run A:
Design FIR_FILTER, start of the top module:
module FIR_FILTER (clk, rst, data_valid, data, fir_valid, fir_d);
For scale: about 16,000 cells after synthesis, about 530 flip-flops, ~36 I/O pins, about 0.15 mm^2 of cells after synthesis.
clock: 15.0 ns
lec_check: 0
abc_area: 1
cap_margin: 10
cell_pad_in_sites_detail_placement: 1
core_aspect_ratio: 1.45
core_margin: 5
core_utilization: 40
cts_cluster_diameter: 375
gpl_timing_driven: 0
hold_slack_margin: -0.04
max_routing_layer: met4
place_density_lb_addon: 0.15
slew_margin: 5
run.sh (not shown) runs the stock make flow with config.mk's settings and CLKGATE_MAP_FILE=.
Run A finished every stage and its layout cleared the timing, design-rule and antenna checks.
## Diff of input files: run B against run A
Settings: a deleted CORE_ASPECT_RATIO that had been 1.45; a deleted CELL_PAD_IN_SITES_DETAIL_PLACEMENT that had been 1; a change of SLEW_MARGIN from 5 to 20; a deleted HOLD_SLACK_MARGIN that had been -0.04; a change of CORE_UTILIZATION from 40 to 24; a deleted GPL_TIMING_DRIVEN that had been 0; a change of CORE_MARGIN from 5 to 2; a deleted ABC_AREA that had been 1; a deleted MAX_ROUTING_LAYER that had been met4; a deleted CTS_CLUSTER_DIAMETER that had been 375; a change of CAP_MARGIN from 10 to 20; a deleted PLACE_DENSITY_LB_ADDON that had been 0.15; a change of the clock period (ns, I/O delays scaled along) from 15.0 to 13.9.
[summary]
- Pin count of the biggest net entering global routing, run B vs run A: up by more than 100%
- Worst max-slew margin expressed relative to the limit improves in run B relative to run A.
- Diff run B and run A: met3 layer wire length in the routed design lower in run A
- Looking at count of clock-buffer cells in the layout, run B sits 26% higher than run A does.
- Taking run A as the reference point, the final layout net count of run B falls by 2,044.
Relative to run B, the following input files were edited for run C:
Settings: a change of CORE_UTILIZATION from 24 to 68; an added MAX_ROUTING_LAYER of met4; an added SETUP_SLACK_MARGIN of 1.76; a change of the clock period (ns, I/O delays scaled along) from 13.9 to 12.7.
[summary]
Run C: flow complete, layout not clean; failing: negative setup slack. Lower met2 wire length goes to run B over run C. Run C vs run B, signal arrival time at the worst endpoint went down by 460 ps. Violation count after the first detailed-route iteration: run C > run B. In run C, proportion of final cell area spent on non-clock buffers is higher than in run B.
[inputs] run D vs run C
Settings: PLACE_DENSITY_LB_ADDON: unset -> 0.04; TNS_END_PERCENT: unset -> 95; CORE_UTILIZATION: 68 -> 40; SETUP_SLACK_MARGIN: 1.76 -> unset; ABC_AREA: unset -> 1; MAX_ROUTING_LAYER: met4 -> unset; the clock period (ns, I/O delays scaled along): 12.7 -> 15.0.
Results
Run D | status: complete | timing, DRC, antenna: pass. Final worst-path setup slack: run D > run C. Fraction of synthesized cell area in xor and xnor cells: run D lower than run C.
Input-level comparison between run E and run D:
Settings: swapping 40 for 72 in CORE_UTILIZATION; clearing PLACE_DENSITY_LB_ADDON, which used to be 0.04; clearing TNS_END_PERCENT, which used to be 95; swapping 15.0 for 18.2 in the clock period (ns, I/O delays scaled along).
[summary]
Re residual overflow from global routing: no difference whatsoever between run E and run D. Run D → run E: cell depth of the worst setup path up 15%; data required time of the worst path +3170 ps; cell depth of the worst flop-to-flop path has increased.
### run E -> run F
Settings: putting TNS_END_PERCENT at 10 where nothing was set; putting GPL_ROUTABILITY_DRIVEN at 0 where nothing was set; swapping 18.2 for 8.48 in the clock period (ns, I/O delays scaled along).
Run F: all stages done; final checks FAILED (negative setup slack).
Delta (run F minus run E): cell area increased by about 14% relative to the old numbers, worst hold slack increased by 16 ps relative to the old numbers, highest attainable clock frequency increased by 12% relative to the old numbers.
A cell with the largest stage delay on the worst path of sky130_fd_sc_hd__dfrtp_1 is what run E shows, while sky130_fd_sc_hd__fa_1 belongs to run F.

========
== harbor ==
The RTL this note starts from:
==> flow/design.v <==
module FIR_FILTER (clk, rst, data_valid, data, fir_valid, fir_d);
  input clk, rst;
  input data_valid;
  input signed [15:0] data;
  output fir_valid;
  output signed [15:0] fir_d;
  parameter signed [19:0] FIR_C00 = 20'hFFF9E ;   
  parameter signed [19:0] FIR_C01 = 20'hFFF86 ;   
  parameter signed [19:0] FIR_C02 = 20'hFFFA7 ;   
  parameter signed [19:0] FIR_C03 = 20'h0003B ;   
  parameter signed [19:0] FIR_C04 = 20'h0014B ;   
  parameter signed [19:0] FIR_C05 = 20'h0024A ;   
  parameter signed [19:0] FIR_C06 = 20'h00222 ;   
  parameter signed [19:0] FIR_C07 = 20'hFFFE4 ;   
  parameter signed [19:0] FIR_C08 = 20'hFFBC5 ;   
  parameter signed [19:0] FIR_C09 = 20'hFF7CA ;   
  parameter signed [19:0] FIR_C10 = 20'hFF74E ;   
  parameter signed [19:0] FIR_C11 = 20'hFFD74 ;   
  parameter signed [19:0] FIR_C12 = 20'h00B1A ;   
  parameter signed [19:0] FIR_C13 = 20'h01DAC ;   
  parameter signed [19:0] FIR_C14 = 20'h02F9E ;   
  parameter signed [19:0] FIR_C15 = 20'h03AA9 ;   
  parameter signed [19:0] FIR_C16 = 20'h03AA9 ;   
  parameter signed [19:0] FIR_C17 = 20'h02F9E ;   
  parameter signed [19:0] FIR_C18 = 20'h01DAC ;   
  parameter signed [19:0] FIR_C19 = 20'h00B1A ;   
  parameter signed [19:0] FIR_C20 = 20'hFFD74 ;   
  parameter signed [19:0] FIR_C21 = 20'hFF74E ;   
  parameter signed [19:0] FIR_C22 = 20'hFF7CA ;   
  parameter signed [19:0] FIR_C23 = 20'hFFBC5 ;   
  parameter signed [19:0] FIR_C24 = 20'hFFFE4 ;   
  parameter signed [19:0] FIR_C25 = 20'h00222 ;   
  parameter signed [19:0] FIR_C26 = 20'h0024A ;   
  parameter signed [19:0] FIR_C27 = 20'h0014B ;   
  parameter signed [19:0] FIR_C28 = 20'h0003B ;   
  parameter signed [19:0] FIR_C29 = 20'hFFFA7 ;   
  parameter signed [19:0] FIR_C30 = 20'hFFF86 ;   
  parameter signed [19:0] FIR_C31 = 20'hFFF9E ;   
  reg [5:0] fir_cnt_r, fir_cnt_w;
  reg signed [66:0] sum_r, sum_w;
  reg signed [15:0] x_00_r, x_01_r, x_02_r, x_03_r, x_04_r, x_05_r, x_06_r, x_07_r,
                    x_08_r, x_09_r, x_10_r, x_11_r, x_12_r, x_13_r, x_14_r, x_15_r,
                    x_16_r, x_17_r, x_18_r, x_19_r, x_20_r, x_21_r, x_22_r, x_23_r,
                    x_24_r, x_25_r, x_26_r, x_27_r, x_28_r, x_29_r, x_30_r, x_31_r;
  reg signed [15:0] x_00_w, x_01_w, x_02_w, x_03_w, x_04_w, x_05_w, x_06_w, x_07_w,
                    x_08_w, x_09_w, x_10_w, x_11_w, x_12_w, x_13_w, x_14_w, x_15_w,
                    x_16_w, x_17_w, x_18_w, x_19_w, x_20_w, x_21_w, x_22_w, x_23_w,
                    x_24_w, x_25_w, x_26_w, x_27_w, x_28_w, x_29_w, x_30_w, x_31_w;
  assign fir_valid = (fir_cnt_r > 33);
  assign fir_d = sum_r >= 0 ? {sum_r[66], sum_r[30:24], sum_r[23:16]} : {sum_r[66], sum_r[30:24], sum_r[23:16]} + 16'd1;
  always@ (*) begin
    x_00_w    = x_00_r; 
    x_01_w    = x_01_r; 
    x_02_w    = x_02_r; 
    x_03_w    = x_03_r; 
    x_04_w    = x_04_r;  
    x_05_w    = x_05_r;  
    x_06_w    = x_06_r;  
    x_07_w    = x_07_r;  
    x_08_w    = x_08_r;  
    x_09_w    = x_09_r;  
    x_10_w    = x_10_r;  
    x_11_w    = x_11_r;  
    x_12_w    = x_12_r;  
    x_13_w    = x_13_r;  
    x_14_w    = x_14_r;  
    x_15_w    = x_15_r;  
    x_16_w    = x_16_r;  
    x_17_w    = x_17_r;  
    x_18_w    = x_18_r;  
    x_19_w    = x_19_r;  
    x_20_w    = x_20_r;  
    x_21_w    = x_21_r;  
    x_22_w    = x_22_r;  
    x_23_w    = x_23_r;  
    x_24_w    = x_24_r;  
    x_25_w    = x_25_r;  
    x_26_w    = x_26_r;  
    x_27_w    = x_27_r;  
    x_28_w    = x_28_r;  
    x_29_w    = x_29_r;  
    x_30_w    = x_30_r;  
    x_31_w    = x_31_r;  
    sum_w     = sum_r;
    fir_cnt_w = fir_cnt_r;
    if (data_valid) begin
      if (fir_cnt_r <= 33) begin 
        fir_cnt_w = fir_cnt_r + 1;
      end
      x_31_w = data;
      x_30_w = x_31_r;
      x_29_w = x_30_r;
      x_28_w = x_29_r;
      x_27_w = x_28_r;
      x_26_w = x_27_r;
      x_25_w = x_26_r;
      x_24_w = x_25_r;
      x_23_w = x_24_r;
      x_22_w = x_23_r;
      x_21_w = x_22_r;
      x_20_w = x_21_r;
      x_19_w = x_20_r;
      x_18_w = x_19_r;
      x_17_w = x_18_r;
      x_16_w = x_17_r;
      x_15_w = x_16_r;
      x_14_w = x_15_r;
      x_13_w = x_14_r;
      x_12_w = x_13_r;
      x_11_w = x_12_r;
      x_10_w = x_11_r;
      x_09_w = x_10_r;
      x_08_w = x_09_r;
      x_07_w = x_08_r;
      x_06_w = x_07_r;
      x_05_w = x_06_r;
      x_04_w = x_05_r;
      x_03_w = x_04_r;
      x_02_w = x_03_r;
      x_01_w = x_02_r;
      x_00_w = x_01_r;
      sum_w = x_31_r * FIR_C00
            + x_30_r * FIR_C01
            + x_29_r * FIR_C02
            + x_28_r * FIR_C03
            + x_27_r * FIR_C04
            + x_26_r * FIR_C05
            + x_25_r * FIR_C06
            + x_24_r * FIR_C07
            + x_23_r * FIR_C08
            + x_22_r * FIR_C09
            + x_21_r * FIR_C10
            + x_20_r * FIR_C11
            + x_19_r * FIR_C12
            + x_18_r * FIR_C13
            + x_17_r * FIR_C14
            + x_16_r * FIR_C15
            + x_15_r * FIR_C16
            + x_14_r * FIR_C17
            + x_13_r * FIR_C18
            + x_12_r * FIR_C19
            + x_11_r * FIR_C20
            + x_10_r * FIR_C21
            + x_09_r * FIR_C22
            + x_08_r * FIR_C23
            + x_07_r * FIR_C24
            + x_06_r * FIR_C25
            + x_05_r * FIR_C26
            + x_04_r * FIR_C27
            + x_03_r * FIR_C28
            + x_02_r * FIR_C29
            + x_01_r * FIR_C30
            + x_00_r * FIR_C31;
    end else begin
      sum_w     = 0;
      fir_cnt_w = 0;
    end
  end
  always@ (posedge clk or posedge rst) begin 
    if (rst) begin
      x_00_r    <= 0;
      x_01_r    <= 0;
      x_02_r    <= 0;
      x_03_r    <= 0;
      x_04_r    <= 0;
      x_05_r    <= 0;
      x_06_r    <= 0;
      x_07_r    <= 0;
      x_08_r    <= 0;
      x_09_r    <= 0;
      x_10_r    <= 0;
      x_11_r    <= 0;
      x_12_r    <= 0;
      x_13_r    <= 0;
      x_14_r    <= 0;
      x_15_r    <= 0;
      x_16_r    <= 0;
      x_17_r    <= 0;
      x_18_r    <= 0;
      x_19_r    <= 0;
      x_20_r    <= 0;
      x_21_r    <= 0;
      x_22_r    <= 0;
      x_23_r    <= 0;
      x_24_r    <= 0;
      x_25_r    <= 0;
      x_26_r    <= 0;
      x_27_r    <= 0;
      x_28_r    <= 0;
      x_29_r    <= 0;
      x_30_r    <= 0;
      x_31_r    <= 0;
      sum_r     <= 0;
      fir_cnt_r <= 0;
    end else begin
      x_00_r    <= x_00_w;   
      x_01_r    <= x_01_w;   
      x_02_r    <= x_02_w;   
      x_03_r    <= x_03_w;   
      x_04_r    <= x_04_w;   
      x_05_r    <= x_05_w;   
      x_06_r    <= x_06_w;   
      x_07_r    <= x_07_w;   
      x_08_r    <= x_08_w;   
      x_09_r    <= x_09_w;   
      x_10_r    <= x_10_w;  
      x_11_r    <= x_11_w;  
      x_12_r    <= x_12_w;  
      x_13_r    <= x_13_w;  
      x_14_r    <= x_14_w;  
      x_15_r    <= x_15_w;  
      x_16_r    <= x_16_w;  
      x_17_r    <= x_17_w;  
      x_18_r    <= x_18_w;  
      x_19_r    <= x_19_w;  
      x_20_r    <= x_20_w;  
      x_21_r    <= x_21_w;  
      x_22_r    <= x_22_w;  
      x_23_r    <= x_23_w;  
      x_24_r    <= x_24_w;  
      x_25_r    <= x_25_w;  
      x_26_r    <= x_26_w;  
      x_27_r    <= x_27_w;  
      x_28_r    <= x_28_w;  
      x_29_r    <= x_29_w;  
      x_30_r    <= x_30_w;  
      x_31_r    <= x_31_w;  
      sum_r     <= sum_w;
      fir_cnt_r <= fir_cnt_w;
    end
  end
endmodule
make LEC_CHECK=0 CAP_MARGIN=40 CORE_MARGIN=2 CORE_UTILIZATION=72 HOLD_SLACK_MARGIN=0.29 PLACE_DENSITY=0.67 SETUP_SLACK_MARGIN=-0.82 SLEW_MARGIN=40 finish   # period 10.9 ns
Completing all stages was not enough for harbor: its layout failed the final checks because of setup timing.
#### Input delta (onyx over harbor)
Settings: changing CAP_MARGIN from 40 to 10; removing SETUP_SLACK_MARGIN (formerly -0.82); setting GPL_TIMING_DRIVEN to 0 for the first time; removing PLACE_DENSITY (formerly 0.67); setting PLACE_DENSITY_LB_ADDON to 0.15 for the first time; changing SLEW_MARGIN from 40 to 20; changing CORE_UTILIZATION from 72 to 40; removing HOLD_SLACK_MARGIN (formerly 0.29); changing the clock period (ns, I/O delays scaled along) from 10.9 to 15.0.
--- outcome ---
- onyx | stages: all done | timing, DRC, antenna: all pass
- Beginning of the critical path: x_22_r[6]$_DFFE_PP0P_ -> onyx, x_09_r[8]$_DFFE_PP0P_ -> harbor
- onyx against harbor: clock tree cell share of total cell area +0.32 points; setup slack +3.05 ns; number of tap instances +about 80%.
Here is what was changed in the inputs of amber compared with onyx.
Settings: changing CAP_MARGIN from 10 to 20; removing PLACE_DENSITY_LB_ADDON (formerly 0.15); setting PLACE_DENSITY to 0.41 for the first time; removing GPL_TIMING_DRIVEN (formerly 0); changing CORE_UTILIZATION from 40 to 71; changing the clock period (ns, I/O delays scaled along) from 15.0 to 12.5.
==> comparison <==
Compared with onyx, number of nets in the final layout in amber increased by a few percent. Worst-case clock buffer depth, onyx and amber, lower one = amber. amber ends up with lower HPWL reported at the end of detailed placement than onyx does. The final report for amber shows a completed flow and a layout that fails verification, specifically setup timing. Logic depth of the worst register-to-register path on amber is up relative to onyx. Taking onyx as the reference, in amber buffer and inverter count on the worst path shows an increase of 8; final worst-path setup slack lower; depth of the worst hold-timing path lost 1.
> inputs changed (amber -> quartz)
Settings: CORE_UTILIZATION: 71 -> 58; PLACE_DENSITY: 0.41 -> unset; the clock period (ns, I/O delays scaled along): 12.5 -> 8.1.
Notes after the runs:
- As for a clean layout from quartz and amber, there is none.
- [flow] amber | stages: complete | final checks: fail | reason: setup timing
- In the flow results for quartz and amber, the total number of nets in the final design is larger on quartz.
- Compared with amber, quartz shows critical path depth lower by 7.7%.
- The arrival time at the worst endpoint on quartz is in line with that on amber.
- In the flow results for quartz and amber, the worst slew margin relative to its limit is smaller on amber.
- met2 track demand over resource was higher in amber than in quartz.
- Of quartz and amber, quartz shows the higher hold slack, with amber below it.
- Summary: total wire length after detailed routing, quartz better than amber
